File: design.v
`timescale 1ns / 1ps
module Adder8(
    input   [7:0] a,b,
    input         ci,
    output  [7:0] s,
    output        co
    );
        wire    [7:0] C;
        wire    [7:0] G;
        wire    [7:0] P;
        assign  G = a & b;
        assign  P = a ^ b;
        genvar j1;
        genvar j2;
        generate
            for(j1 = 0; j1 < 8; j1 = j1 + 1) begin: BLOCK1
                wire [j1 : 0] mid;                 
                for(j2 = j1; j2 > 0; j2 = j2 - 1) begin: BLOCK2
                    assign mid[j2] = ( & P[j1 : j2] ) && G[j2-1];
                end
                assign mid[0] = ( & P[j1 : 0] ) && ci;
                assign C[j1] = ( | mid ) || G[j1];
            end
        endgenerate
        assign  s[0] = P[0] ^ ci;
        genvar  i;
        generate
            for(i = 0; i < 7; i = i + 1) begin: BLOCK3
                assign  s[i+1] = P[i+1] ^ C[i];
            end
        endgenerate
        assign  co   = C[7];
endmodule
`timescale 1ns / 1ps
module Adder32(
    input   [31:0] a,b,
    input         ci,
    output  [31:0] s,
    output        co
    );
    wire c_mid1;
    wire c_mid2;
    wire c_mid3;
    Adder8 add1(
        .a      (a[7:0]),
        .b      (b[7:0]),
        .ci     (ci),
        .s      (s[7:0]),
        .co     (c_mid1)
    );
    Adder8 add2(
        .a      (a[15:8]),
        .b      (b[15:8]),
        .ci     (c_mid1),
        .s      (s[15:8]),
        .co     (c_mid2)
    );
    Adder8 add3(
        .a      (a[23:16]),
        .b      (b[23:16]),
        .ci     (c_mid2),
        .s      (s[23:16]),
        .co     (c_mid3)
    );
    Adder8 add4(
        .a      (a[31:24]),
        .b      (b[31:24]),
        .ci     (c_mid3),
        .s      (s[31:24]),
        .co     (co)
    );
endmodule
`timescale 1ns / 1ps
module Suber(
    input   [31:0] a,b,
    output  [31:0] s
    );
    wire [31:0] s_mid;
    Adder32 add(
        .a      (a),
        .b      (~b),
        .ci     (1'b1),
        .s      (s),
        .co     ()
    );
endmodule
`timescale 1ns / 1ps
module Comparer(
    input [31:0]        a,
    input [31:0]        b,
    output [2:0]        ur,
    output [2:0]        sr
    );
    wire [31:0]         s;
    wire               co;
    reg         ug;
    reg         ul;
    reg         sg;
    reg         sl;
    Adder32  adder(
        .a             (a),
        .b             (~b),
        .ci            (1'b1),
        .s             (s),
        .co            (co)
    );
    always @(*) begin
        if(!s) begin
            {ug,ul,sg,sl}=4'b0000;
        end
        else begin
            if(co)
                {ug,ul}=2'b10;
            else
                {ug,ul}=2'b01;
            case({a[31],b[31]})
            2'b00:         {sg,sl}={ug,ul};
            2'b01:         {sg,sl}=2'b10;
            2'b10:         {sg,sl}=2'b01;
            2'b11:         {sg,sl}={ug,ul};
            endcase
        end
    end
    assign ur={ul,~(ul|ug),ug};
    assign sr={sl,~(sl|sg),sg};
endmodule
`timescale 1ns / 1ps
module Shifter(
    input [31:0]  a,
    input [4:0]  b,
    input         extn,
    output reg [31:0] lshift_s,
    output reg [31:0] rshift_s
    );
    reg [31:0] l_mid;
    reg [31:0] r_mid;
    always @(*) begin
        case (b[2:0])
            3'd0: begin
                l_mid=a;
                r_mid=a;
            end
            3'd1: begin
                l_mid={a[30:0],1'b0};
                r_mid={extn,a[31:1]};
            end
            3'd2: begin
                l_mid={a[29:0],{2{1'b0}}};
                r_mid={{2{extn}},a[31:2]};
            end
            3'd3: begin
                l_mid={a[28:0],{3{1'b0}}};
                r_mid={{3{extn}},a[31:3]};
            end
            3'd4: begin
                l_mid={a[27:0],{4{1'b0}}};
                r_mid={{4{extn}},a[31:4]};
            end
            3'd5: begin
                l_mid={a[26:0],{5{1'b0}}};
                r_mid={{5{extn}},a[31:5]};
            end
            3'd6: begin
                l_mid={a[25:0],{6{1'b0}}};
                r_mid={{6{extn}},a[31:6]};
            end
            3'd7: begin
                l_mid={a[24:0],{7{1'b0}}};
                r_mid={{7{extn}},a[31:7]};
            end
        endcase
        case (b[4:3])
            3'd0: begin
                lshift_s=l_mid;
                rshift_s=r_mid;
            end
            3'd1: begin
                lshift_s={l_mid[23:0],{8{1'b0}}};
                rshift_s={{8{extn}},r_mid[31:8]};
            end
            3'd2: begin
                lshift_s={l_mid[15:0],{16{1'b0}}};
                rshift_s={{16{extn}},r_mid[31:16]};
            end
            3'd3: begin
                lshift_s={l_mid[7:0],{24{1'b0}}};
                rshift_s={{24{extn}},r_mid[31:24]};
            end
        endcase
    end
endmodule
`timescale 1ns / 1ps
module ALU(
    input clk,
    input   [31:0]      a0      ,
    input   [31:0]      b0      ,
    input   [31:0]      imm     ,
    input   [31:0]      pc      ,
    input               ALUSrc1 ,    
    input   [1:0]       ALUSrc2 ,    
    input   [1:0]       afwd    ,
    input   [1:0]       bfwd    ,
    input   [31:0]      y       ,
    input   [31:0]      md      ,
    input   [2:0]       ALUOP   ,
    input               sp_sign ,
    input               uors    ,
    output reg [31:0]   result  ,
    output     [2:0]    zero    
    );
    reg [31:0] md_n;
    always @(posedge clk) begin
        md_n<=md;
    end
    parameter ADD      = 3'b000;
    parameter SUB      = 3'b000;
    parameter SLL      = 3'b001;
    parameter SLT      = 3'b010;
    parameter SLTU     = 3'b011;
    parameter XOR      = 3'b100;
    parameter SRL      = 3'b101;
    parameter OR       = 3'b110;
    parameter AND      = 3'b111;
    reg extn;
    reg [31:0] b;
    reg [31:0] a;
    reg [31:0] b00;
    reg [31:0] a00;
    wire [31:0] add_s;
    wire [31:0] sub_s;           
    wire [2:0]  sr;
    wire [2:0]  ur; 
    wire [31:0] lshift_s;
    wire [31:0] rshift_s;
    Adder32 add(
        .a      (a),
        .b      (b),
        .ci     (1'b0),
        .s      (add_s),
        .co     ()
    );
    Suber sub(
        .a      (a),
        .b      (b),
        .s      (sub_s)
    );
    Comparer comparer(
        .a      (a),
        .b      (b),
        .ur     (ur),
        .sr     (sr)
    );
    Shifter Shifter(
        .a      (a),
        .b      (b[4:0]),
        .extn   (extn),
        .lshift_s(lshift_s),
        .rshift_s(rshift_s)
    );
    assign zero=uors?ur:sr;
    always @(*) begin
        case (afwd)
            2'b00: a00=a0;
            2'b01: a00=y;
            2'b10: a00=md;
            2'b11: a00=md_n;
        endcase
        case (bfwd)
            2'b00: b00=b0;
            2'b01: b00=y;
            2'b10: b00=md;
            2'b11: b00=md_n;
        endcase
        case (ALUSrc1)
            1'b0: b=b00;
            1'b1: b=imm;
        endcase
        case (ALUSrc2)
            2'b0: a=a00;
            2'b1: a=pc;
            2'b10:a=32'b0; 
            default: a=a00;
        endcase
        extn=1'b0;
        case (ALUOP)
            ADD : begin
                if(sp_sign) result=sub_s;
                else result=add_s;
            end
            SLL :   result=lshift_s;
            SLT :   result=sr[2];
            SLTU:   result=ur[2];
            XOR :   result=a^b;
            SRL :   begin
                if(sp_sign) begin
                    extn=a[31];
                    result=rshift_s;
                end
                else begin
                    extn=1'b0;
                    result=rshift_s;
                end
            end
            OR  :   result=a|b;
            AND :   result=a&b;
            default: result=0;
        endcase
    end
endmodule
`timescale 1ns / 1ps
module EXTer(
    input  [31:0]       originword,
    input  [2:0]        mode,
    output reg [31:0]   extword
    );
    always @(*) begin
        case (mode)
            3'b000: extword=originword;
            3'b001: begin
                extword={{24{originword[7]}},originword[7:0]};
            end
            3'b010: extword={{24{1'b0}},originword[7:0]};
            3'b011: begin
                extword={{16{originword[15]}},originword[15:0]};
            end
            3'b100: extword={{16{1'b0}},originword[15:0]};
            default: extword=originword;
        endcase
    end
endmodule
`timescale 1ns / 1ps
module ImmGen(
    input [31:0]        inst,
    input [2:0]         mode,
    input clk,
    output reg [31:0]   imm 
    );
    wire a;
    assign a=inst[31];
    always @(*) begin
        case (mode)
            3'b0:   imm=32'b0;
            3'b1:   begin                                                                
                imm={{20{inst[31]}},inst[31:20]} ;     
            end 
            3'b10:  imm={{27{1'b0}},inst[24:20]};                                         
            3'b11:  imm={inst[31:12],{12{1'b0}}};                                         
            3'b100: begin                                                                
                imm={{11{inst[31]}},inst[31],inst[19:12],inst[20],inst[30:21],1'b0};
            end 
            3'b101: begin                                                                
                imm={{19{inst[31]}},inst[31],inst[7],inst[30:25],inst[11:8],1'b0};   
            end 
            3'b110: begin                      
                imm={{20{inst[31]}},inst[31:25],inst[11:7]};  
            end
            default:imm=32'b0;
        endcase
    end
endmodule
`timescale 1ns / 1ps
module RegisterFile(
        input                clk,             
        input [4:0]          ra0,ra1,         
        input [4:0]          wa,              
        input [31:0]         wd,              
        input                we,              
        output  [31:0]    rd0,rd1          
    );
    reg [31:0] rf [0:31];                     
    assign    rd0=(ra0==5'd0)?32'd0:rf[ra0];
    assign    rd1=(ra1==5'd0)?32'd0:rf[ra1];
    always @(posedge clk) begin
        if(we && wa!=5'd0) rf[wa] <= wd;      
    end 
endmodule
`timescale 1ns / 1ps
module ForwardingUnit(
    input clk,
    input   [4:0]       rs1         ,
    input   [4:0]       rs2         ,
    input   [4:0]       rd_m        ,
    input   [4:0]       rd_w        ,
    input               RegWrite_m  ,
    input               RegWrite_w  ,
    output reg [1:0]    afwd        ,
    output reg [1:0]    bfwd        ,
    input               eflush      
    );
    reg RegWrite_n;
    reg [4:0] rd_n;
    always @(posedge clk ) begin
        RegWrite_n<=RegWrite_w;
        rd_n<=rd_w;
    end
    always @(*) begin
            if(rs1==rd_m && rs1!=5'd0 && RegWrite_m) begin
            afwd=2'b1;
            end
            else begin
            if(rs1==rd_w && rs1!=5'd0 && RegWrite_w ) begin
                afwd=2'b10;
            end
            else begin
                if(rs1==rd_n && rs1!=5'd0 && RegWrite_n )begin
                    afwd=2'b11;
                end
                else afwd=2'b0;
            end
            end
            if(rs2==rd_m && rs2!=5'd0 && RegWrite_m) begin
            bfwd=2'b1;
            end
            else begin
            if(rs2==rd_w && rs2!=5'd0 && RegWrite_w ) begin
                bfwd=2'b10;
            end
            else begin
                if(rs2==rd_n && rs2!=5'd0 && RegWrite_n )begin
                    bfwd=2'b11;
                end
                else bfwd=2'b0;                
            end   
            end
    end
endmodule
`timescale 1ns / 1ps
module HarzardUnit(
    input [4:0] rs1     ,
    input [4:0] rs2     ,
    input [4:0] rd      ,
    input       MemRead ,
    output reg  eflush  ,
    output reg  dstall  ,
    output reg  fstall  
    );
    always @(*) begin
        if(MemRead && (rs1==rd || rs2==rd)) begin    
            eflush=1;
            dstall=1;
            fstall=1;
        end
        else begin
            eflush=0;
            dstall=0;
            fstall=0;
        end
    end
endmodule
`timescale 1ns / 1ps
module PC_Controller(
    input [31:0]        imm     ,
    input [31:0]        pc_e    ,
    input [2:0]         zero    ,
    input [2:0]         branch  ,
    input [31:0]        y       ,
    input               clk     ,
    input               rstn    ,
    output reg [31:0]   pc      ,
    output reg [31:0]   npc     ,
    output reg          flush   ,
    input               fstall  ,
    input               stop    
    );
    wire [31:0] tpc;
    wire [31:0] npc1;
    wire [31:0] npc2_0;
    wire  [31:0] npc2;
    always @(*) begin
        if(zero&branch) begin
            npc=npc2;    
            flush=1;         
        end    
        else begin
            if(fstall) begin
                npc=tpc;
            end
            else begin
                npc=npc1;
            end
            flush=0;
        end 
    end
    assign tpc=pc;
    Adder32 add1(
        .a      (tpc),
        .b      (32'b100),
        .ci     (1'b0),
        .s      (npc1),
        .co     ()
    );
    Adder32 add2(
        .a      (pc_e),
        .b      (imm[31:0]),
        .ci     (1'b0),
        .s      (npc2),
        .co     ()
    );
    always @(posedge clk) begin
        if(!rstn) begin
            pc<=0;
        end
        else if(stop) begin
            pc<=pc;
        end
        else begin
            pc<=npc;
        end
    end
endmodule
`timescale 1ns / 1ps
module Controller(
    input               eflush  ,
    input               flush   ,
    input               funct7  ,
    output reg          sp_sign ,
    input [2:0]         funct3  ,
    input [6:0]         opcode  ,
    input               clk     ,
    input               rstn    ,
    output reg [2:0]    branch    ,
    output reg          MemRead   ,
    output reg          MemWrite_m  ,
    output reg          MemtoReg_m  ,
    output reg [2:0]    ALUOP     ,
    output reg          ALUSrc1   ,        
    output reg [1:0]    ALUSrc2   ,        
    output reg          uors      , 
    output reg          RegWrite_w  ,
    output reg          RegWrite_m  ,
    output reg [2:0]    extmode1_m  ,
    output reg [2:0]    extmode2  ,
    output reg [2:0]    extmode2_m  ,
    output reg [2:0]    mode        ,
    output reg          stop        
    );
    parameter ADDI_fml = 7'b0010011;
    parameter ADD_fml  = 7'b0110011;
    parameter LUI      = 7'b0110111;
    parameter AUIPC    = 7'b0010111;
    parameter BEQ_fml  = 7'b1100011;
    parameter LB_fml   = 7'b0000011;
    parameter SB_fml   = 7'b0100011;
    parameter ECALL = 7'b1110011;
    parameter ADDI     = 3'b000;
    parameter SLLI     = 3'b001;
    parameter SLTI     = 3'b010;
    parameter SLTIU    = 3'b011;
    parameter XORI     = 3'b100;
    parameter SRLI     = 3'b101;
    parameter SRAI     = 3'b101;
    parameter ORI      = 3'b110;
    parameter ANDI     = 3'b111;
    parameter ADD      = 3'b000;
    parameter SUB      = 3'b000;
    parameter SLL      = 3'b001;
    parameter SLT      = 3'b010;
    parameter SLTU     = 3'b011;
    parameter XOR      = 3'b100;
    parameter SRL      = 3'b101;
    parameter SRA      = 3'b101;
    parameter OR       = 3'b110;
    parameter AND      = 3'b111;
    parameter BEQ      = 3'b000;
    parameter BNE      = 3'b001;
    parameter BLT      = 3'b100;
    parameter BGE      = 3'b101;
    parameter BLTU     = 3'b110;
    parameter BGEU     = 3'b111;
    parameter LB       = 3'b000;
    parameter LH       = 3'b001;
    parameter LW       = 3'b010;
    parameter LBU      = 3'b100;
    parameter LHU      = 3'b101;
    parameter SB       = 3'b000;
    parameter SH       = 3'b001;
    parameter SW       = 3'b010;
    reg             MemWrite    ;
    reg             MemtoReg    ;
    reg             RegWrite    ;
    reg [2:0]       extmode1    ;
    reg             stop_n;    
    reg stop_state;
    reg nstop_state; 
    always @(posedge clk) begin
        if(!rstn) begin
            stop_state<=0;
        end
        else begin
            stop_state<=nstop_state;
        end
        case (stop_state)
            1'b0: stop<=0;
            1'b1: stop<=1;
        endcase
    end
    always @(*) begin
        case (stop_state)
            1'b0: begin
                if(stop_n) nstop_state=1;
                else nstop_state=0;
            end
            1'b1: nstop_state=1;
        endcase
    end
    always @(*) begin
        case (opcode)
            ADDI_fml:begin
               case (funct3)
                   ADDI : mode=3'b1;
                   SLLI : mode=3'b10;
                   SLTI : mode=3'b1;
                   SLTIU: mode=3'b1;
                   XORI : mode=3'b1;
                   SRLI : mode=3'b10;
                   ORI  : mode=3'b1;
                   ANDI : mode=3'b1;
                   default: mode=3'b0;
               endcase
            end
            ADD_fml :mode=3'b0;
            LUI     :mode=3'b11;
            AUIPC   :mode=3'b11;
            BEQ_fml :mode=3'b101;
            LB_fml  :mode=3'b1;
            SB_fml  :mode=3'b110;
            default :mode=3'b0;
        endcase
    end
    always @(posedge clk) begin
        if(!rstn) begin
            branch  <=0;
            MemRead <=0;
            MemWrite<=0;
            MemtoReg<=0;
            ALUOP   <=0;
            ALUSrc1 <=0;
            ALUSrc2 <=0;
            uors    <=0;
            RegWrite<=0;
            extmode1<=0;
            extmode2<=0;
            stop_n    <=0;
        end
        else if(eflush||flush) begin
            branch  <=0;
            MemRead <=0;
            MemWrite<=0;
            MemtoReg<=0;
            ALUOP   <=0;
            ALUSrc1 <=0;
            ALUSrc2 <=0;
            uors    <=0;
            RegWrite<=0;
            extmode1<=0;
            extmode2<=0;
            stop_n    <=0;
        end
        else begin
            case (opcode)
                ADDI_fml: begin
                    branch  <=0;
                    MemRead <=0;
                    MemWrite<=0;
                    MemtoReg<=0;
                    ALUOP   <=funct3;
                    ALUSrc1 <=1'b1;
                    ALUSrc2 <=2'b0;
                    uors    <=0;
                    RegWrite<=1;
                    extmode1<=0;
                    extmode2<=0;
                    stop_n    <=0;
                end 
                ADD_fml: begin
                    branch  <=0;
                    MemRead <=0;
                    MemWrite<=0;
                    MemtoReg<=0;
                    ALUOP   <=funct3;
                    ALUSrc1 <=1'b0;
                    ALUSrc2 <=2'b0;
                    uors    <=0;
                    RegWrite<=1;
                    extmode1<=0;
                    extmode2<=0;
                    stop_n    <=0;
                end
                LUI: begin
                    branch  <=0;
                    MemRead <=0;
                    MemWrite<=0;
                    MemtoReg<=0;
                    ALUOP   <=3'b0;
                    ALUSrc1 <=1'b1;
                    ALUSrc2 <=2'b10;
                    uors    <=0;
                    RegWrite<=1;
                    extmode1<=0;
                    extmode2<=0;
                    stop_n    <=0;
                end
                AUIPC: begin
                    branch  <=0;
                    MemRead <=0;
                    MemWrite<=0;
                    MemtoReg<=0;
                    ALUOP   <=3'b0;
                    ALUSrc1 <=1'b1;
                    ALUSrc2 <=2'b1;
                    uors    <=0;
                    RegWrite<=1;
                    extmode1<=0;
                    extmode2<=0;
                    stop_n    <=0;
                end
                BEQ_fml: begin
                    MemRead <=0;
                    MemWrite<=0;
                    MemtoReg<=0;
                    case (funct3)
                        BEQ :    begin
                            ALUOP<=3'b010;
                            branch<=3'b010;
                            uors<=0;
                        end 
                        BNE :    begin
                            ALUOP<=3'b010;
                            branch<=3'b101;
                            uors<=0;
                        end 
                        BLT :    begin
                            ALUOP<=3'b010;
                            branch<=3'b100;
                            uors<=0;
                        end 
                        BGE :    begin
                            ALUOP<=3'b010;
                            branch<=3'b011;
                            uors<=0;
                        end 
                        BLTU:    begin
                            ALUOP<=3'b011;
                            branch<=3'b100;
                            uors<=1;
                        end 
                        BGEU:    begin
                            ALUOP<=3'b011;
                            branch<=3'b011;
                            uors<=1;
                        end 
                        default: begin
                            ALUOP<=3'b000;
                            branch<=3'b000;
                            uors<=0;
                        end 
                    endcase
                    ALUSrc1 <=1'b0;
                    ALUSrc2 <=2'b0;
                    RegWrite<=0;
                    extmode1<=0;
                    extmode2<=0;
                    stop_n    <=0;
                end
                LB_fml: begin
                    branch  <=0;
                    MemRead <=1;
                    MemWrite<=0;
                    MemtoReg<=1;
                    ALUOP   <=3'b000;
                    ALUSrc1 <=1'b1;
                    ALUSrc2 <=2'b0;
                    uors    <=0;
                    RegWrite<=1;
                    extmode2<=0;
                    case (funct3)
                        LB :        extmode1<=3'b001;
                        LH :        extmode1<=3'b011;
                        LW :        extmode1<=3'b0;
                        LBU:        extmode1<=3'b010;
                        LHU:        extmode1<=3'b100;
                        default:    extmode1<=3'b0;
                    endcase
                    stop_n    <=0;
                end
                SB_fml: begin
                    branch  <=0;
                    MemRead <=0;
                    MemWrite<=1;
                    MemtoReg<=0;
                    ALUOP   <=3'b000;
                    ALUSrc1 <=1'b1;
                    ALUSrc2 <=2'b0;
                    uors    <=0;
                    RegWrite<=0;
                    extmode1<=0;
                    case (funct3)
                        SB: extmode2<=3'b010;
                        SH: extmode2<=3'b100;
                        default: extmode2<=3'b000;
                    endcase
                    stop_n    <=0;
                end
                ECALL: begin
                    branch  <=0;
                    MemRead <=0;
                    MemWrite<=0;
                    MemtoReg<=0;
                    ALUOP   <=0;
                    ALUSrc1 <=0;
                    ALUSrc2 <=0;
                    uors    <=0;
                    RegWrite<=0;
                    extmode1<=0;
                    extmode2<=0;
                    stop_n    <=1;
                end
                default: begin           
                    branch  <=0;
                    MemRead <=0;
                    MemWrite<=0;
                    MemtoReg<=0;
                    ALUOP   <=0;
                    ALUSrc1 <=0;
                    ALUSrc2 <=0;
                    uors    <=0;
                    RegWrite<=0;
                    extmode1<=0;
                    extmode2<=0;
                    stop_n    <=0;
                end
            endcase
        end
    end
    always @(posedge clk) begin
        if(!rstn) begin
            MemWrite_m  <= 0   ;
            MemtoReg_m  <= 0   ;
            RegWrite_m  <= 0   ;
            RegWrite_w  <= 0   ;
            extmode1_m  <= 0   ;
            extmode2_m  <= 0   ;
            sp_sign     <= 0   ;    
        end
        else if(flush) begin     
            MemWrite_m  <= 0   ;
            MemtoReg_m  <= 0   ;
            RegWrite_m  <= 0   ;
            RegWrite_w  <= RegWrite_m   ;
            extmode1_m  <= 0   ;
            extmode2_m  <= 0   ;
            sp_sign     <= 0   ;    
        end
        else begin
            MemWrite_m  <= MemWrite   ;
            MemtoReg_m  <= MemtoReg   ;
            RegWrite_m  <= RegWrite   ;
            RegWrite_w  <= RegWrite_m   ;
            extmode1_m  <= extmode1   ;
            extmode2_m  <= extmode2   ;
            sp_sign     <= funct7 && (opcode==ADD_fml || (opcode==ADDI_fml && funct3==SRLI));            
        end
    end
endmodule
`timescale 1ns / 1ps
module CPU(
    input               clk         ,
    input               rstn        ,
    input               rf_dcp_rd   ,
    input [4:0]         rf_addr     ,
    output reg [31:0]   rf_out      ,
    output [7:0]        imem_addr   ,
    input [31:0]        imem_rdata  ,
    output [7:0]        dmem_addr   ,
    output [31:0]       dmem_wdata  ,
    output              dmem_we     ,
    input [31:0]        dmem_rdata  ,
    output              stop
    );
    reg [31:0]   md          ;
    reg [31:0]   y           ;
    wire [31:0]  pc          ;
    wire [31:0]  npc         ;
    reg [31:0]   imm         ;
    reg [31:0]   ir          ;
    reg [31:0]   a           ;
    reg [31:0]   b           ;
    wire [2:0]   branch      ;
    wire         MemRead     ;
    wire         MemWrite    ;
    wire         MemtoReg    ;
    wire [2:0]   ALUOP       ;
    wire         ALUSrc1     ;
    wire [1:0]   ALUSrc2     ;
    wire         RegWrite    ;
    wire [2:0]   zero        ;
    wire [2:0]   mode        ;
    wire         uors        ;
    wire [2:0]   extmode1    ;
    wire [2:0]   extmode2    ;
    wire [2:0]   extmode2_m  ;
    wire         sp_sign     ;
    wire [31:0]  md_ext      ;
    wire  eflush;
    wire  dstall;
    wire  fstall;
    wire  flush;
    wire [31:0]         a0;
    wire [31:0]         b0;
    wire [31:0]         imm_0;
    reg [31:0]          b_m;
    reg [31:0]           b_m_0;
    reg [31:0] md_n;
    reg [4:0]          rs1;
    reg [4:0]          rs2;
    reg [4:0]          rd;
    reg [4:0]          rd_m;
    reg [4:0]          rd_w;
    reg [31:0]          pc_d;
    reg [31:0]          pc_e;
    wire [4:0]  ra      ;
    wire [4:0]  wa      ;
    wire        rf_we   ;
    wire [31:0] rf_wd   ;
    wire [31:0] wdto_rf ;
    wire [7:0]  dm_a    ;
    wire [31:0] dm_d    ;
    wire        dm_we   ;
    wire [31:0] md_wd   ;
    wire [31:0] inst;
    wire [31:0] result;
    wire [31:0] md_read;
    wire  RegWrite_m;
    wire [1:0] afwd;
    wire [1:0] bfwd;
    always @(posedge clk) begin
        if(!rstn) begin
            ir<=0;
            y<=0;
            md<=0;
            imm<=0;
            b_m<=0;
            rs1<=0;
            rs2<=0;
            rd <=0;
            rd_m<=0;
            rd_w<=0;
            pc_d<=0;
            pc_e<=0;
            md_n<=0;
        end
        else if(flush) begin     
            ir<=0;
            y<=0;
            if(MemtoReg) md<=md_ext;
            else md<=y;
            md_n<=md;
            imm<=0;
            b_m<=0;  
            rs1<=0;
            rs2<=0;
            rd <=0;
            rd_m<=0;
            rd_w<=rd_m;
            pc_d<=0;
            pc_e<=0;   
        end
        else if(eflush) begin    
            ir<=ir;
            y<=result;
            if(MemtoReg) md<=md_ext;
            else md<=y;
            md_n<=md;
            imm<=0;
            b_m<=b_m_0;
            rs1<=0;
            rs2<=0;
            rd <=0;
            rd_m<=rd;
            rd_w<=rd_m;
            pc_d<=pc_d;
            pc_e<=0;    
        end
        else begin
            ir<=inst;
            y<=result;
            if(MemtoReg) md<=md_ext;
            else md<=y;
            md_n<=md;
            imm<=imm_0;
            rs1<=ir[19:15];
            rs2<=ir[24:20];
            rd<=ir[11:7];
            b_m<=b_m_0;
            rd_m<=rd;
            rd_w<=rd_m;
            pc_d<=pc;
            pc_e<=pc_d;     
        end
    end
    always @(*) begin
        case (bfwd)
            2'b00: b_m_0=b;
            2'b01: b_m_0=y;
            2'b10: b_m_0=md;
            2'b11: b_m_0=md_n;
        endcase        
    end
PC_Controller pc_controller(
    .imm     (imm    ),
    .pc_e    (pc_e   ),
    .y       (y      ),
    .zero    (zero   ),
    .branch  (branch ),
    .clk     (clk    ),
    .rstn    (rstn   ),
    .pc      (pc     ),
    .npc     (npc    ),
    .fstall  (fstall ),
    .flush   (flush  ),
    .stop    (stop   )
);
ALU alu(
    .a0     (a      ),
    .b0     (b      ),
    .imm    (imm    ),
    .pc     (pc_e   ),
    .ALUSrc1(ALUSrc1),
    .ALUSrc2(ALUSrc2),
    .afwd   (afwd    ), 
    .bfwd   (bfwd    ), 
    .y      (y       ), 
    .md     (md      ), 
    .uors   (uors   ),
    .sp_sign(sp_sign),
    .ALUOP  (ALUOP  ),
    .result (result ),
    .zero   (zero   ),
    .clk    (clk)
);
Controller controller(
    .eflush     (eflush   ),
    .flush      (flush    ),
    .funct7     (ir[30]   ),
    .sp_sign    (sp_sign  ),
    .funct3     (ir[14:12]),
    .opcode     (ir[6:0]  ),
    .clk        (clk      ),
    .rstn       (rstn     ),
    .branch   (branch   ),
    .MemRead    (MemRead  ),
    .MemWrite_m (MemWrite ),
    .MemtoReg_m (MemtoReg ),
    .ALUOP    (ALUOP    ),
    .ALUSrc1  (ALUSrc1  ),
    .ALUSrc2  (ALUSrc2  ),
    .uors     (uors     ),
    .RegWrite_w (RegWrite ),
    .RegWrite_m (RegWrite_m),
    .extmode1_m (extmode1 ),
    .extmode2 (extmode2 ),
    .extmode2_m (extmode2_m),
    .mode       (mode     ),
    .stop       (stop)
);
ImmGen immgen(
    .clk        (clk),
    .inst       (ir),
    .mode       (mode),
    .imm        (imm_0 )
);
    assign inst=imem_rdata;
    assign md_read=dmem_rdata;
    assign imem_addr=pc[9:2];
    assign dmem_addr=dm_a;
    assign dmem_wdata=dm_d;
    assign dmem_we=dm_we;
    assign dm_d=md_wd;
    assign dm_a=y[9:2];
    assign dm_we=MemWrite;
RegisterFile rf(
    .clk           (clk),
    .ra0           (ra),
    .ra1           (ir[24:20]),
    .rd0           (a0),
    .rd1           (b0),
    .wa            (wa),
    .wd            (wdto_rf),
    .we            (rf_we)
);
    always @(posedge clk) begin
        if(!rstn) begin
            a<=0;
            b<=0;
        end
        else if(eflush || flush) begin
            a<=0;
            b<=0;
        end
        else begin
            a<=a0;
            b<=b0;
        end
    end
    assign ra=rf_dcp_rd?rf_addr:ir[19:15];
    always @(posedge clk) rf_out<=a0;
    assign wa=rd_w;
    assign wdto_rf=rf_wd;
    assign rf_we=RegWrite;
EXTer exter1(
    .originword (md_read),
    .mode       (extmode1),
    .extword    (md_ext)
);
    assign rf_wd=md;
EXTer exter2(
    .originword (b_m),
    .mode       (extmode2_m),
    .extword    (md_wd)
);
ForwardingUnit forwardunit(
    .rs1         (rs1         ),
    .rs2         (rs2         ),
    .rd_m        (rd_m        ),
    .rd_w        (rd_w        ),
    .RegWrite_m  (RegWrite_m  ),
    .RegWrite_w  (RegWrite    ),
    .afwd        (afwd        ),
    .bfwd        (bfwd        ),
    .eflush      (eflush      ),
    .clk    (clk)
);
HarzardUnit harzardunit(
    .rs1     (ir[19:15]),
    .rs2     (ir[24:20]),
    .rd      (rd      ),
    .MemRead (MemRead ),
    .eflush  (eflush  ),
    .dstall  (dstall  ),
    .fstall  (fstall  )
);
endmodule
File: run.sh
#!/bin/bash
# the make line also repeats each setting of config.mk as NAME=value (left out here)
make -C /OpenROAD-flow-scripts/flow DESIGN_CONFIG=/design/flow/config.mk WORK_HOME=/design/flow/orfs CLKGATE_MAP_FILE= finish
File: config.mk
export PLATFORM = sky130hd
export DESIGN_NAME = CPU
export DESIGN_NICKNAME = CPU
export VERILOG_FILES = /design/flow/design.v
export SDC_FILE = /design/flow/constraint.sdc
export NUM_CORES = 4
export LEC_CHECK = 0
export CAP_MARGIN = 20
export CORE_MARGIN = 2
export CORE_UTILIZATION = 40
export SLEW_MARGIN = 20
File: constraint.sdc
create_clock -name core_clock -period 6.09 [get_ports {clk}]
set_input_delay 1.2180 -clock core_clock [delete_from_list [all_inputs] [get_ports {clk}]]
set_output_delay 1.2180 -clock core_clock [all_outputs]
set_load 0.01 [all_outputs]
==> results of run 1 <==
==> stage by stage <==
stage / hold WS, ps / setup WS, ps
finish: 363 / -1300
detailed placement: 355 / -1430
CTS: 363 / -1200
floorplan: 330 / -864
global placement: 353 / -1370
global route: 380 / -1470
==> repair_timing <==
item / in CTS / in global routing
buffers inserted: 30 / 29
pin swaps: 22 / 30
endpoints found under the setup margin: 338 / 338
resized: 142 / 223
cloned: 18 / 16
endpoints found under the hold margin: 0 / 0
==> area by class of cell <==
type                            count  area, um^2
Sequential cell                  1504       40400
Clock buffer                      219        4500
Clock inverter                     80         669
Timing Repair Buffer              938        8910
Fill cell                       17125       98200
Inverter                          141         529
Tap cell                         2526        3160
Multi-Input combinational cell   5058       36600
Antenna cell                       11        27.5
==> metal layers <==
metal,global-route usage (%),vias to the layer above
met5,0,-
met4,23.4,8
met3,6.36,989
met2,51.4,4420
met1,43.3,33387
li1,-,28326
==> summary.rpt, run 1 <==
=== SYNTHESIS / PLACE & ROUTE SUMMARY ===
----------------------------------------------------
[Power]
  Worst voltage drop across the vdd grid ........................ 0.268 mV
  Total power after layout ........................ 26.9 mW
  Power density cells ........................ 284 mW/mm^2
  Switching power share of the total ........................ between 30% and 40%
  Clock share of power ........................ approximately 36%
  Int Pwr ........................ 18.8 mW
  Power drawn by the combinational cells ........................ 5.65 mW
  Max power group ........................ registers
  Flip-flop and latch power ........................ 11.5 mW
  Power spent charging and discharging nets ........................ 8.10 mW
  Static Leak ........................ between 30 and 40 nW
  Part of the total power dissipated in sequential elements ........................ 42.8%
  Clock network power ........................ slightly below 10 mW
  Combinational Power Share ........................ 21.0%

[Cells and area]
  Net count of the finished layout ........................ roughly 8000
  Non-Filler Cell Area, Final ........................ 0.0948 mm^2
  Fraction of the core area covered by cells at the end of the flow ........................ approximately half
  Synth-to-layout area growth ........................ 21.7%
  Final cell count without fillers ........................ approximately 10000

[Synthesis]
  Simple-gate portion of the synthesized area ........................ between 10% and 20%
  Largest area contributor in the netlist ........................ sky130_fd_sc_hd__edfxtp_1
  Prevailing logic family in the synthesized netlist ........................ simple AND/OR/NAND/NOR gates
  Gate Count Post-Synth ........................ ~7300
  Post-synth regs ........................ 1504
  Chip Area, Yosys ........................ just under 0.08 mm^2
  Post-synthesis xor/xnor area fraction ........................ approximately 1.1%
  Fraction of post-synthesis cell area in the top cell type by area ........................ roughly two fifths
  Share of async-settable or async-resettable flops after synthesis ........................ 0%
  Count of yosys warnings during synthesis ........................ 11
  Distinct lib cells used ........................ about 110
  Cell area after synthesis ........................ ~0.08 mm^2
  Share of synthesized area spent on multiplexers ........................ around a tenth
  Number of synthesized flops with an enable pin ........................ 1024
  Sequential-to-total area share from yosys stat ........................ approximately half
  Count leader, synth ........................ sky130_fd_sc_hd__nand2_1
  Cell total in the yosys stat output ........................ approximately 7300
  Compound-cell area share of the yosys netlist ........................ between 10% and 20%
  Largest cells by area after synthesis ........................ sky130_fd_sc_hd__edfxtp_1 (40%), sky130_fd_sc_hd__dfxtp_1 (12%), sky130_fd_sc_hd__mux4_2 (9.3%)
  Synth cell count leaders ........................ sky130_fd_sc_hd__nand2_1 (1406), sky130_fd_sc_hd__edfxtp_1 (1024), sky130_fd_sc_hd__nand3_1 (554)
  Adders+Majority by Area ........................ 2.44%
  Mapped Avg Cell Area ........................ between 10 and 15 um^2
  Top flip-flop cell by instance count after synthesis ........................ sky130_fd_sc_hd__edfxtp_1

[Timing]
  RSZ-0062 raised after global routing ........................ true
  Slew Limit Headroom ........................ around 14%
  Post-route fraction of the period consumed by the critical path ........................ 121%
  Worst Max-Slew Pin Slew ........................ 1290 ps
  Fmax ........................ 135 MHz
  Worst-case setup margin in the final layout ........................ -1300 ps
  Setup-failing EPs final ........................ roughly 340
  Worst clock skew on the final layout ........................ 33.4 ps
  Number of pins exceeding their max-slew limit in the final report ........................ 0
  Summed negative setup slack over all endpoints ........................ -402550 ps
  Count of final hold-check violations ........................ 0
  Final period demand of the worst path ........................ 7390 ps

[Route]
  Max Used Layer ........................ met5
  Detailed Route Iter0 Violations ........................ 9247
  DRT met1 WL ........................ approximately 130000 um
  Final routed wirelength across all metal layers ........................ about 340000 um
  First-pass detailed-route iteration total ........................ 8
  Vias after detailed routing ........................ about 67000
  Total met2 wirelength after detailed routing ........................ between 150000 and 200000 um
  Total met3 wirelength after detailed routing ........................ 34400 um
  Routed vias/inst ........................ 6.41
  DRT antenna net count ........................ 0
  Wire per inst ........................ about 33 um
  DRC errors left ........................ 0

[Placed design]
  Routability cong. ........................ 1.08
  Placed instance area ........................ approximately 0.087 mm^2
  Placed wire-length estimate after detailed placement ........................ roughly 230000 um
  Number of cells after detailed placement ........................ 10087
  Number of input and output port buffers inserted ........................ about 150

[Floorplan]
  Area of the die ........................ between 0.15 and 0.2 mm^2
  Share of the core filled by cells before placement ........................ 40.3%
  Core region area ........................ between 0.15 and 0.2 mm^2
  Die span in x ........................ 445 um
  IO Count ........................ roughly 150
  Core Rows ........................ between 150 and 200
  Die y size ........................ 445 um

[Setup path]
  Critical Path Sink ........................ controller.ALUSrc2[1]
  Startpoint kind of the worst setup timing path ........................ register
  Data required time of the worst path ........................ approximately 6900 ps
  Worst reg2reg path startpoint ........................ rs2[4]
  Worst-case register-to-register setup slack ........................ -1300 ps
  Critical Path Slowest Stage Cell ........................ sky130_fd_sc_hd__or4_4
  Arr. time, crit path ........................ ~8200 ps
  Depth of the critical timing path with buffers and inverters included ........................ 31
  Count of buffering cells on the critical path with inverters included ........................ 5
  Crit end category ........................ register
  Cell family with most CP delay ........................ simple AND/OR/NAND/NOR gates
  Worst path max stage delay ........................ approximately 570 ps
  Capturing point of the worst reg2reg path ........................ controller.ALUSrc2[1]
  CP Launch Point ........................ rs2[4]
  Critical setup path kind ........................ reg2reg
  Cell type with the highest occurrence count on the critical path ........................ sky130_fd_sc_hd__or3_4
  Cell depth of the worst flop-to-flop path ........................ 31
  Largest fanout on the critical path ........................ 9

[Global route]
  Overall Global Routing Usage ........................ about a third
  Wire length of the first global-routing pass ........................ 478000 um
  Number of global-route vias before repair ........................ approximately 63000
  Antenna violations before repair ........................ 18
  Total gr overflow ........................ 0
  Largest net degree at the start of global routing ........................ roughly 110

[Job]
  Number of maximum-capacitance constraint violations ........................ 0
  Count of warning messages emitted by the tools ........................ about 110

[Clock network]
  Max H-tree Level ........................ 4
  Clk slew on worst S/H paths ........................ approximately 60 ps
  CTS tree ........................ yes
  Total number of clock tree sinks ........................ 1504
  Max Buffers Root-to-Sink ........................ 3
  CTS Hold Buffers Added ........................ 0
  Clock latency at the later pin of the worst-skew pair ........................ approximately 840 ps
  Clock Tree Root ........................ sky130_fd_sc_hd__clkbuf_16
  Total clock buffers created by CTS ........................ between 150 and 200

[Min path]
  Hold crit path type ........................ reg2reg
  Capture endpoint of the worst hold path ........................ controller.stop
  Hold path depth ........................ 0
  Launch instance of the worst min-delay path ........................ controller.stop_state

[Outcome]
  Causes of the layout check failure .................... negative setup slack
  Result of the run ........................ complete, but fails checks

----------------------------------------------------
==> run 2, diff against run 1 <==
ABC_AREA = 1   (was not set)
CAP_MARGIN = 40   (was 20)
CORE_UTILIZATION = 72   (was 40)
CTS_CLUSTER_DIAMETER = 319   (was not set)
CTS_CLUSTER_SIZE = 14   (was not set)
GPL_ROUTABILITY_DRIVEN = 0   (was not set)
HOLD_SLACK_MARGIN = 0.3   (was not set)
PLACE_DENSITY_LB_ADDON = 0.15   (was not set)
SETUP_SLACK_MARGIN = 1.17   (was not set)
clock period = 4.11 ns   (was 6.09 ns; I/O delays follow)
==> summary.rpt, run 2 <==
==== FLOW RESULTS ====
----------------------------------------------------
[Placed design]
  Placed instance area ........................ approximately 0.087 mm^2
  Post-Place Worst Slack ........................ -2260 ps
  Placed wire-length estimate after detailed placement ........................ roughly 210000 um
  Number of input and output port buffers inserted ........................ 153

[Synthesis]
  Gate Count Post-Synth ........................ between 9000 and 10000
  Prevailing logic family in the synthesized netlist ........................ simple AND/OR/NAND/NOR gates
  Post-synth regs ........................ 1504
  Post-synthesis xor/xnor area fraction ........................ less than 1%
  Synth cell count leaders ........................ sky130_fd_sc_hd__nand2_1 (2120), sky130_fd_sc_hd__edfxtp_1 (1024), sky130_fd_sc_hd__nor2_1 (922)
  Largest cells by area after synthesis ........................ sky130_fd_sc_hd__edfxtp_1 (39%), sky130_fd_sc_hd__dfxtp_1 (12%), sky130_fd_sc_hd__nand2_1 (10%)
  Compound-cell area share of the yosys netlist ........................ 17.1%
  Mapped Avg Cell Area ........................ between 8 and 9 um^2
  Largest area contributor in the netlist ........................ sky130_fd_sc_hd__edfxtp_1
  Cell area after synthesis ........................ 0.0785 mm^2
  Fraction of post-synthesis cell area in the top cell type by area ........................ between 30 and 40%
  Adders+Majority by Area ........................ 2.42%
  Count leader, synth ........................ sky130_fd_sc_hd__nand2_1
  Chip Area, Yosys ........................ 0.0785 mm^2
  Distinct lib cells used ........................ about 63
  Simple-gate portion of the synthesized area ........................ about a fifth
  Top flip-flop cell by instance count after synthesis ........................ sky130_fd_sc_hd__edfxtp_1
  Number of synthesized flops with an enable pin ........................ ~1000
  Cell total in the yosys stat output ........................ ~9400
  Count of yosys warnings during synthesis ........................ 11
  Share of synthesized area spent on multiplexers ........................ 0%
  Sequential-to-total area share from yosys stat ........................ about half
  Share of async-settable or async-resettable flops after synthesis ........................ 0%

[Clock network]
  CTS Hold Buffers Added ........................ 0
  Max Buffers Root-to-Sink ........................ 3
  Max H-tree Level ........................ 3
  Total clock buffers created by CTS ........................ 117
  Clock Tree Root ........................ sky130_fd_sc_hd__clkbuf_16
  Total number of clock tree sinks ........................ around 1500

[Floorplan]
  Core Rows ........................ 121
  IO Count ........................ between 150 and 200
  Share of the core filled by cells before placement ........................ a little over 70%
  Area of the die ........................ between 0.1 and 0.15 mm^2
  Die span in x ........................ between 300 and 400 um
  Core region area ........................ around 0.11 mm^2
  Die y size ........................ between 300 and 400 um

[Global route]
  Total gr overflow ........................ ~110
  Overall Global Routing Usage ........................ between 60 and 70%

[Outcome]
  Result of the run ........................ did not finish
  Halt Reason ........................ [ERROR GRT-0116] Global routing finished with congestion. Check the congestion regions in the DRC Viewer.
  Step where the flow halted ........................ 5_1_grt

----------------------------------------------------
[run 2: metrics by stage]
stage | TNS (ps) | cells
CTS | -614440 | 11651
detailed placement | -701680 | 11259
global placement | -677810 | 11253
floorplan | -490850 | 9478
[run 2: timing repair]
| action | in CTS |
|---|---|
| cloned | 16 |
| buffers inserted | 169 |
| pin swaps | 67 |
| gates resized | 279 |
| endpoints found under the setup margin | 457 |
[run 2: metal layers]
metal	GRT usage, %	overflow
met5	25.1	0
met4	59.6	51
met3	45.7	1
met2	84.7	59
met1	70.8	3
==> run 3, diff against run 2 <==
ABC_AREA = not set   (was 1)
CAP_MARGIN = 20   (was 40)
CORE_UTILIZATION = 70   (was 72)
CTS_CLUSTER_DIAMETER = 45   (was 319)
CTS_CLUSTER_SIZE = 37   (was 14)
GPL_ROUTABILITY_DRIVEN = not set   (was 0)
HOLD_SLACK_MARGIN = not set   (was 0.3)
PLACE_DENSITY_LB_ADDON = not set   (was 0.15)
SETUP_SLACK_MARGIN = 1.68   (was 1.17)
clock period = 7.05 ns   (was 4.11 ns; I/O delays follow)
==> summary.rpt, run 3 <==
==== FLOW RESULTS ====
----------------------------------------------------
[Outcome]
  Halt Reason ........................ [ERROR GRT-0232] Routing congestion too high. Check the congestion heatmap in the GUI.
  Result of the run ........................ did not finish
  Step where the flow halted ........................ 5_1_grt

[Synthesis]
  Adders+Majority by Area ........................ 2.44%
  Gate Count Post-Synth ........................ ~7300
  Share of synthesized area spent on multiplexers ........................ 10.3%
  Fraction of post-synthesis cell area in the top cell type by area ........................ between 30% and 40%
  Distinct lib cells used ........................ 112
  Simple-gate portion of the synthesized area ........................ 17.4%
  Cell area after synthesis ........................ between 0.07 and 0.08 mm^2
  Largest cells by area after synthesis ........................ sky130_fd_sc_hd__edfxtp_1 (40%), sky130_fd_sc_hd__dfxtp_1 (12%), sky130_fd_sc_hd__mux4_2 (9.3%)
  Synth cell count leaders ........................ sky130_fd_sc_hd__nand2_1 (1406), sky130_fd_sc_hd__edfxtp_1 (1024), sky130_fd_sc_hd__nand3_1 (554)
  Post-synthesis xor/xnor area fraction ........................ under 10%
  Largest area contributor in the netlist ........................ sky130_fd_sc_hd__edfxtp_1
  Chip Area, Yosys ........................ between 0.07 and 0.08 mm^2
  Share of async-settable or async-resettable flops after synthesis ........................ 0%
  Number of synthesized flops with an enable pin ........................ approximately 1000
  Count of yosys warnings during synthesis ........................ 11
  Top flip-flop cell by instance count after synthesis ........................ sky130_fd_sc_hd__edfxtp_1
  Cell total in the yosys stat output ........................ 7300
  Sequential-to-total area share from yosys stat ........................ between 50% and 60%
  Compound-cell area share of the yosys netlist ........................ between 10% and 20%
  Post-synth regs ........................ ~1500
  Count leader, synth ........................ sky130_fd_sc_hd__nand2_1
  Mapped Avg Cell Area ........................ 10.7 um^2
  Prevailing logic family in the synthesized netlist ........................ simple AND/OR/NAND/NOR gates

[Clock network]
  Max H-tree Level ........................ 4
  CTS Hold Buffers Added ........................ 0
  Clock Tree Root ........................ sky130_fd_sc_hd__clkbuf_16
  Max Buffers Root-to-Sink ........................ 3
  Total clock buffers created by CTS ........................ around 140
  Total number of clock tree sinks ........................ between 1500 and 2000

[Floorplan]
  Die y size ........................ roughly 340 um
  Core region area ........................ ~0.11 mm^2
  Core Rows ........................ approximately 120
  Area of the die ........................ 0.114 mm^2
  Die span in x ........................ roughly 340 um
  Share of the core filled by cells before placement ........................ 70.4%
  IO Count ........................ between 150 and 200

[Placed design]
  Placed instance area ........................ 0.0838 mm^2
  Placed wire-length estimate after detailed placement ........................ ~220000 um
  Number of cells after detailed placement ........................ 8826
  Post-Place Worst Slack ........................ -628 ps
  Routability cong. ........................ around 1.2
  Number of input and output port buffers inserted ........................ about 150

[Global route]
  Overall Global Routing Usage ........................ between 80% and 90%
  Total gr overflow ........................ between 100 and 150

----------------------------------------------------
## run 3: what timing repair did
action | in CTS
gates cloned | 25
pin swaps | 45
resized | 193
setup endpoints to repair | 338
buffers inserted | 59
## run 3: routing by layer
metal  overflow  track usage [%]
met4         47             80.0
met2         54             93.0
met1          3             80.6
met3          4             68.4
met5          0             36.6
==> run 4, diff against run 3 <==
CORE_UTILIZATION = 72   (was 70)
CTS_CLUSTER_DIAMETER = 364   (was 45)
CTS_CLUSTER_SIZE = 98   (was 37)
PLACE_DENSITY = 0.42   (was not set)
SETUP_SLACK_MARGIN = not set   (was 1.68)
clock period = 5.73 ns   (was 7.05 ns; I/O delays follow)
==> summary.rpt, run 4 <==
==== FLOW RESULTS ====
----------------------------------------------------
[Clock network]
  Total clock buffers created by CTS ........................ 19
  Total number of clock tree sinks ........................ 1504
  Clock Tree Root ........................ sky130_fd_sc_hd__clkbuf_16
  Max H-tree Level ........................ 1
  Max Buffers Root-to-Sink ........................ 3

[Synthesis]
  Cell total in the yosys stat output ........................ 7300
  Distinct lib cells used ........................ between 100 and 150
  Cell area after synthesis ........................ slightly below 0.08 mm^2
  Sequential-to-total area share from yosys stat ........................ about 52%
  Simple-gate portion of the synthesized area ........................ between 10% and 20%
  Chip Area, Yosys ........................ between 0.07 and 0.08 mm^2
  Adders+Majority by Area ........................ under 10%
  Number of synthesized flops with an enable pin ........................ between 1000 and 1500
  Share of synthesized area spent on multiplexers ........................ between 10% and 20%
  Count leader, synth ........................ sky130_fd_sc_hd__nand2_1
  Prevailing logic family in the synthesized netlist ........................ simple AND/OR/NAND/NOR gates
  Largest cells by area after synthesis ........................ sky130_fd_sc_hd__edfxtp_1 (40%), sky130_fd_sc_hd__dfxtp_1 (12%), sky130_fd_sc_hd__mux4_2 (9.3%)
  Compound-cell area share of the yosys netlist ........................ between 10% and 20%
  Top flip-flop cell by instance count after synthesis ........................ sky130_fd_sc_hd__edfxtp_1
  Gate Count Post-Synth ........................ around 7300
  Share of async-settable or async-resettable flops after synthesis ........................ 0%
  Post-synthesis xor/xnor area fraction ........................ roughly 1.1%
  Post-synth regs ........................ 1504
  Fraction of post-synthesis cell area in the top cell type by area ........................ 39.5%
  Mapped Avg Cell Area ........................ 10.7 um^2
  Count of yosys warnings during synthesis ........................ 11
  Synth cell count leaders ........................ sky130_fd_sc_hd__nand2_1 (1406), sky130_fd_sc_hd__edfxtp_1 (1024), sky130_fd_sc_hd__nand3_1 (554)
  Largest area contributor in the netlist ........................ sky130_fd_sc_hd__edfxtp_1

[Placed design]
  Number of input and output port buffers inserted ........................ between 150 and 200
  Number of cells after detailed placement ........................ between 9000 and 10000
  Routability cong. ........................ around 1.2
  Post-Place Worst Slack ........................ -1730 ps
  Placed wire-length estimate after detailed placement ........................ ~230000 um

[Global route]
  Overall Global Routing Usage ........................ about four fifths
  Total gr overflow ........................ about 99

[Floorplan]
  Share of the core filled by cells before placement ........................ ~73%
  IO Count ........................ 154
  Die y size ........................ between 300 and 400 um
  Core Rows ........................ between 100 and 150
  Core region area ........................ around 0.11 mm^2
  Area of the die ........................ 0.111 mm^2
  Die span in x ........................ between 300 and 400 um

[Outcome]
  Step where the flow halted ........................ 5_1_grt
  Halt Reason ........................ [ERROR GRT-0232] Routing congestion too high. Check the congestion heatmap in the GUI.
  Result of the run ........................ did not finish

----------------------------------------------------
## run 4: what timing repair did
item                       4_1_cts
cloned                           5
setup endpoints to repair      338
pin swaps                       29
hold buffers                     0
resized                         98
setup buffers                   20
## run 4: routing by layer
layer  GRT overflow  global-route usage (%)
met5              1                    35.5
met4             42                    75.1
met3              7                    65.0
met2             44                    92.2
met1              5                    79.6
## run 4: through the flow
step,setup TNS [ps],area [um^2]
after global placement,-441470,85900
after detailed placement,-506730,86000
after CTS,-455590,87300
after floorplan,-364320,78800
==> run 5, diff against run 4 <==
CORE_UTILIZATION = 21   (was 72)
CTS_CLUSTER_DIAMETER = not set   (was 364)
CTS_CLUSTER_SIZE = not set   (was 98)
PLACE_DENSITY = not set   (was 0.42)
clock period = 15.6 ns   (was 5.73 ns; I/O delays follow)
==> summary.rpt, run 5 <==
=== SYNTHESIS / PLACE & ROUTE SUMMARY ===
----------------------------------------------------
[Cells and area]
  Fillcell total ........................ 39105
  Fraction of the core area covered by cells at the end of the flow ........................ 24.7%
  Non-Filler Cell Area, Final ........................ 0.0909 mm^2
  Synth-to-layout area growth ........................ 16.8%
  Net count of the finished layout ........................ around 7500

[Power]
  Max power group ........................ registers
  Int Pwr ........................ about 7.2 mW
  Clock network power ........................ around 4 mW
  Power drawn by the combinational cells ........................ roughly 1.9 mW
  Power density cells ........................ approximately 110 mW/mm^2
  Switching power share of the total ........................ around 30%
  Flip-flop and latch power ........................ approximately 4.5 mW
  Power spent charging and discharging nets ........................ 3.12 mW
  Static Leak ........................ 30.7 nW
  Worst voltage drop across the vdd grid ........................ 0.123 mV
  Combinational Power Share ........................ roughly 18%
  Part of the total power dissipated in sequential elements ........................ between 40% and 50%
  Clock share of power ........................ just under 40%

[Placed design]
  Post-Place Worst Slack ........................ between 5000 and 6000 ps
  Routability cong. ........................ around 1.1
  Number of input and output port buffers inserted ........................ ~150
  Placed wire-length estimate after detailed placement ........................ between 200000 and 250000 um
  Placed instance area ........................ 0.0853 mm^2

[Synthesis]
  Largest area contributor in the netlist ........................ sky130_fd_sc_hd__edfxtp_1
  Share of synthesized area spent on multiplexers ........................ 10.3%
  Gate Count Post-Synth ........................ between 7000 and 8000
  Number of synthesized flops with an enable pin ........................ just over 1000
  Share of async-settable or async-resettable flops after synthesis ........................ 0%
  Largest cells by area after synthesis ........................ sky130_fd_sc_hd__edfxtp_1 (40%), sky130_fd_sc_hd__dfxtp_1 (12%), sky130_fd_sc_hd__mux4_2 (9.3%)
  Post-synthesis xor/xnor area fraction ........................ 1.13%
  Count leader, synth ........................ sky130_fd_sc_hd__nand2_1
  Chip Area, Yosys ........................ slightly below 0.08 mm^2
  Fraction of post-synthesis cell area in the top cell type by area ........................ around two fifths
  Mapped Avg Cell Area ........................ between 10 and 15 um^2
  Post-synth regs ........................ around 1500
  Top flip-flop cell by instance count after synthesis ........................ sky130_fd_sc_hd__edfxtp_1
  Cell total in the yosys stat output ........................ 7300
  Adders+Majority by Area ........................ under 10%
  Cell area after synthesis ........................ 0.0778 mm^2
  Sequential-to-total area share from yosys stat ........................ around half
  Compound-cell area share of the yosys netlist ........................ roughly an eighth
  Count of yosys warnings during synthesis ........................ 11
  Prevailing logic family in the synthesized netlist ........................ simple AND/OR/NAND/NOR gates
  Simple-gate portion of the synthesized area ........................ between 10% and 20%
  Distinct lib cells used ........................ between 100 and 150
  Synth cell count leaders ........................ sky130_fd_sc_hd__nand2_1 (1406), sky130_fd_sc_hd__edfxtp_1 (1024), sky130_fd_sc_hd__nand3_1 (554)

[Global route]
  Total gr overflow ........................ 0
  Wire length of the first global-routing pass ........................ between 400000 and 500000 um
  Number of global-route vias before repair ........................ slightly below 60000
  Antenna violations before repair ........................ 25
  Overall Global Routing Usage ........................ about 17%
  Largest net degree at the start of global routing ........................ around 180

[Clock network]
  CTS Hold Buffers Added ........................ 0
  Total number of clock tree sinks ........................ ~1500
  Number of resized instances in the post-cts repair step ........................ 0
  Max Buffers Root-to-Sink ........................ 3
  Clock latency at the later pin of the worst-skew pair ........................ between 800 and 900 ps
  Total clock buffers created by CTS ........................ around 160
  Clock Tree Root ........................ sky130_fd_sc_hd__clkbuf_16
  Post-CTS Repair Setup Buffers ........................ 0
  Clk slew on worst S/H paths ........................ 60 ps
  CTS tree ........................ yes
  Max H-tree Level ........................ 4

[Setup path]
  Capturing point of the worst reg2reg path ........................ b_m[1]
  Worst-case register-to-register setup slack ........................ approximately 4800 ps
  Arr. time, crit path ........................ 11500 ps
  Critical setup path kind ........................ reg2reg
  Crit end category ........................ register
  Critical Path Slowest Stage Cell ........................ sky130_fd_sc_hd__o31ai_1
  Worst reg2reg path startpoint ........................ rd_w[0]
  Worst path max stage delay ........................ approximately 1000 ps
  Count of buffering cells on the critical path with inverters included ........................ 3
  Largest fanout on the critical path ........................ 54
  CP Launch Point ........................ rd_w[0]
  Cell family with most CP delay ........................ simple AND/OR/NAND/NOR gates
  Data required time of the worst path ........................ approximately 16000 ps
  Startpoint kind of the worst setup timing path ........................ register
  Cell depth of the worst flop-to-flop path ........................ 30
  Critical Path Sink ........................ b_m[1]
  Depth of the critical timing path with buffers and inverters included ........................ 30

[Timing]
  Worst-case setup margin in the final layout ........................ 4790 ps
  Setup-failing EPs final ........................ 0
  Final period demand of the worst path ........................ approximately 11000 ps
  RSZ-0062 raised after global routing ........................ false
  Number of pins exceeding their max-slew limit in the final report ........................ 0
  Fmax ........................ 92.5 MHz
  Worst clock skew on the final layout ........................ approximately 75 ps
  Post-route fraction of the period consumed by the critical path ........................ 69.3%
  Summed negative setup slack over all endpoints ........................ 0 ps
  Count of final hold-check violations ........................ 0
  Slew Limit Headroom ........................ a little under an eighth
  Worst Max-Slew Pin Slew ........................ approximately 1300 ps

[Route]
  Final routed wirelength across all metal layers ........................ roughly 330000 um
  DRT antenna net count ........................ 0
  First-pass detailed-route iteration total ........................ 8
  Wire per inst ........................ 26.7 um
  Detailed Route Iter0 Violations ........................ roughly 9400
  Vias after detailed routing ........................ about 63000
  DRC errors left ........................ 0
  Routed vias/inst ........................ 5.14

[Floorplan]
  Core Rows ........................ approximately 220
  Core region area ........................ approximately 0.37 mm^2
  Die span in x ........................ roughly 600 um
  Die y size ........................ around 610 um
  Share of the core filled by cells before placement ........................ around a fifth
  IO Count ........................ around 150
  Area of the die ........................ approximately 0.38 mm^2

[Outcome]
  Result of the run ........................ no timing/DRC/antenna violations

[Min path]
  Hold path depth ........................ 0
  Hold crit path type ........................ reg2reg
  Capture endpoint of the worst hold path ........................ controller.stop
  Launch instance of the worst min-delay path ........................ controller.stop_state

[Job]
  Count of warning messages emitted by the tools ........................ between 100 and 150
  Number of maximum-capacitance constraint violations ........................ 0

----------------------------------------------------
## run 5: metal layers
metal | part of all wire [%] | track usage, % | wire length [um]
met4 | 6.9 | 10.7 | 22900
met1 | 37 | 20.8 | 123000
met3 | 10 | 4.10 | 34100
met2 | 45 | 26.5 | 149000
met5 | 0.0055 | 0 | 18
## run 5: stage by stage
| step | std cells | total power, mW | hold slack [ps] |
|---|---|---|---|
| detailed placement | 12026 | 6.37 | 338 |
| global route | 12333 | 10.6 | 376 |
| floorplan | 7331 | 5.54 | 329 |
| finish | 12345 | 10.4 | 362 |
| CTS | 12329 | 10.3 | 361 |
| global placement | 12026 | 6.39 | 341 |
## run 5: area by class of cell
type / count / area (um^2) / share of cell area, %
flip-flops and latches: 1504 / 40400 / 44.4
multi-input cells: 5056 / 34900 / 38.4
well taps: 4950 / 6190 / 6.81
clock buffers: 209 / 4440 / 4.89
repair buffers: 376 / 3280 / 3.61
clock inverters: 94 / 1120 / 1.23
inverters: 141 / 529 / 0.582
diodes: 15 / 37.5 / 0.0413
==> run 6, diff against run 5 <==
ABC_AREA = 0   (was not set)
CAP_MARGIN = 0   (was 20)
CORE_UTILIZATION = 69   (was 21)
CTS_CLUSTER_DIAMETER = 94   (was not set)
CTS_CLUSTER_SIZE = 17   (was not set)
SETUP_SLACK_MARGIN = 1.72   (was not set)
SLEW_MARGIN = 15   (was 20)
clock period = 5.78 ns   (was 15.6 ns; I/O delays follow)
==> summary.rpt, run 6 <==
=== SYNTHESIS / PLACE & ROUTE SUMMARY ===
----------------------------------------------------
[Power]
  Worst voltage drop across the vdd grid ........................ approximately 0.33 mV
  Power drawn by the combinational cells ........................ about 5.9 mW
  Max power group ........................ registers
  Power density cells ........................ 277 mW/mm^2
  Switching power share of the total ........................ a little under a third
  Flip-flop and latch power ........................ about 12 mW
  Static Leak ........................ approximately 33 nW
  Int Pwr ........................ around 17 mW
  Power spent charging and discharging nets ........................ 7.86 mW
  Clock network power ........................ around 7 mW
  Clock share of power ........................ approximately 28%
  Combinational Power Share ........................ between 20% and 30%
  Part of the total power dissipated in sequential elements ........................ between 40% and 50%

[Timing]
  Post-route fraction of the period consumed by the critical path ........................ 128%
  Fmax ........................ around 130 MHz
  Worst clock skew on the final layout ........................ 69.0 ps
  Final period demand of the worst path ........................ 7410 ps
  Worst-case setup margin in the final layout ........................ -1630 ps
  Worst Max-Slew Pin Slew ........................ between 1000 and 1500 ps
  WHS ........................ between 300 and 400 ps
  RSZ-0062 raised after global routing ........................ true
  Count of final hold-check violations ........................ 0
  Slew Limit Headroom ........................ 4.23%
  Setup-failing EPs final ........................ between 300 and 400
  Number of pins exceeding their max-slew limit in the final report ........................ 0

[Min path]
  Capture endpoint of the worst hold path ........................ controller.stop
  Hold path depth ........................ 0
  Hold crit path type ........................ reg2reg
  Launch instance of the worst min-delay path ........................ controller.stop_state

[Setup path]
  Arr. time, crit path ........................ approximately 8100 ps
  Worst path max stage delay ........................ about 530 ps
  Cell depth of the worst flop-to-flop path ........................ 35
  Data required time of the worst path ........................ between 6000 and 7000 ps
  Startpoint kind of the worst setup timing path ........................ register
  Critical Path Slowest Stage Cell ........................ sky130_fd_sc_hd__a41oi_1
  Worst reg2reg path startpoint ........................ rd_w[3]
  Count of buffering cells on the critical path with inverters included ........................ 10
  Critical setup path kind ........................ reg2reg
  Critical Path Sink ........................ b[20]
  CP Launch Point ........................ rd_w[3]
  Capturing point of the worst reg2reg path ........................ b[20]
  Cell type with the highest occurrence count on the critical path ........................ sky130_fd_sc_hd__buf_4
  Crit end category ........................ register
  Largest fanout on the critical path ........................ 10
  Depth of the critical timing path with buffers and inverters included ........................ 35
  Cell family with most CP delay ........................ simple AND/OR/NAND/NOR gates
  Worst-case register-to-register setup slack ........................ -1630 ps

[Job]
  Number of maximum-capacitance constraint violations ........................ 0
  Count of warning messages emitted by the tools ........................ 105

[Placed design]
  Routability cong. ........................ 1.17
  Number of cells after detailed placement ........................ just over 9000
  Placed wire-length estimate after detailed placement ........................ roughly 210000 um
  Number of input and output port buffers inserted ........................ 153

[Floorplan]
  Share of the core filled by cells before placement ........................ approximately 69%
  Core Rows ........................ between 100 and 150
  IO Count ........................ approximately 150
  Area of the die ........................ between 0.1 and 0.15 mm^2
  Die span in x ........................ roughly 340 um
  Core region area ........................ 0.112 mm^2
  Die y size ........................ around 340 um

[Synthesis]
  Largest area contributor in the netlist ........................ sky130_fd_sc_hd__edfxtp_1
  Distinct lib cells used ........................ around 110
  Synth cell count leaders ........................ sky130_fd_sc_hd__nand2_1 (1406), sky130_fd_sc_hd__edfxtp_1 (1024), sky130_fd_sc_hd__nand3_1 (554)
  Compound-cell area share of the yosys netlist ........................ 12.9%
  Mapped Avg Cell Area ........................ 10.7 um^2
  Chip Area, Yosys ........................ roughly 0.08 mm^2
  Fraction of post-synthesis cell area in the top cell type by area ........................ between 30 and 40%
  Share of synthesized area spent on multiplexers ........................ 10.3%
  Number of synthesized flops with an enable pin ........................ slightly above 1000
  Cell total in the yosys stat output ........................ between 7000 and 8000
  Gate Count Post-Synth ........................ ~7300
  Sequential-to-total area share from yosys stat ........................ 51.9%
  Simple-gate portion of the synthesized area ........................ approximately 17%
  Cell area after synthesis ........................ between 0.07 and 0.08 mm^2
  Post-synth regs ........................ around 1500
  Adders+Majority by Area ........................ 2.44%
  Top flip-flop cell by instance count after synthesis ........................ sky130_fd_sc_hd__edfxtp_1
  Prevailing logic family in the synthesized netlist ........................ simple AND/OR/NAND/NOR gates
  Share of async-settable or async-resettable flops after synthesis ........................ 0%
  Largest cells by area after synthesis ........................ sky130_fd_sc_hd__edfxtp_1 (40%), sky130_fd_sc_hd__dfxtp_1 (12%), sky130_fd_sc_hd__mux4_2 (9.3%)
  Count leader, synth ........................ sky130_fd_sc_hd__nand2_1
  Post-synthesis xor/xnor area fraction ........................ about 1.1%
  Count of yosys warnings during synthesis ........................ 11

[Clock network]
  Clock Tree Root ........................ sky130_fd_sc_hd__clkbuf_16
  Clock latency at the later pin of the worst-skew pair ........................ 780 ps
  CTS Hold Buffers Added ........................ 0
  Max H-tree Level ........................ 3
  CTS tree ........................ yes
  Total number of clock tree sinks ........................ between 1500 and 2000
  Clk slew on worst S/H paths ........................ about 70 ps
  Total clock buffers created by CTS ........................ about 100
  Max Buffers Root-to-Sink ........................ 3

[Route]
  First-pass detailed-route iteration total ........................ 12
  Routed vias/inst ........................ ~7.8
  Final routed wirelength across all metal layers ........................ 328000 um
  Wire per inst ........................ approximately 35 um
  Vias after detailed routing ........................ roughly 73000
  DRC errors left ........................ 0
  DRT antenna net count ........................ 0
  Detailed Route Iter0 Violations ........................ ~15000

[Global route]
  Antenna violations before repair ........................ 24
  Overall Global Routing Usage ........................ between 50 and 60%
  Total gr overflow ........................ 0
  Wire length of the first global-routing pass ........................ 463000 um
  Largest net degree at the start of global routing ........................ ~130
  Number of global-route vias before repair ........................ slightly below 70000

[Cells and area]
  Fillcell total ........................ 6113
  Fraction of the core area covered by cells at the end of the flow ........................ 81.0%
  Final cell count without fillers ........................ roughly 9300
  Net count of the finished layout ........................ between 7000 and 8000
  Synth-to-layout area growth ........................ 16.8%

[Outcome]
  Causes of the layout check failure .................... negative setup slack
  Result of the run ........................ complete, but fails checks

----------------------------------------------------
## run 6: stage by stage
step | cell area [um^2] | power [mW] | setup slack, ps | TNS (ps)
floorplan | 78800 | 15.0 | -1170 | -347420
global route | 90900 | 25.5 | -1830 | -578060
global placement | 85700 | 17.5 | -1510 | -446560
finish | 90900 | 25.2 | -1630 | -516140
detailed placement | 85800 | 17.6 | -1690 | -513830
CTS | 89500 | 24.5 | -1440 | -432710
## run 6: what timing repair did
item / 4_1_cts / 5_1_grt
gates resized: 89 / 153
gates cloned: 8 / 15
buffers inserted: 23 / 26
pin swaps: 21 / 38
endpoints found under the setup margin: 338 / 358
## run 6: routing by layer
layer	track usage (%)	vias to the layer above	part of all wire (%)
met5	0	-	0.099
met4	46.9	44	12
met3	22.3	2649	17
met2	78.6	8361	41
met1	64.9	33570	29
li1	-	28120	-
## run 6: cell type report
class	instances	area, um^2	area share [%]
inverter	141	529	0.582
timing repair buffer	946	8810	9.69
clock inverter	13	249	0.274
sequential	1504	40400	44.4
multi-input combinational	5057	36300	39.9
antenna	17	42.5	0.0468
clock buffer	151	2690	2.96
tap	1500	1880	2.07
Power is estimated from default activity; no workload was simulated.
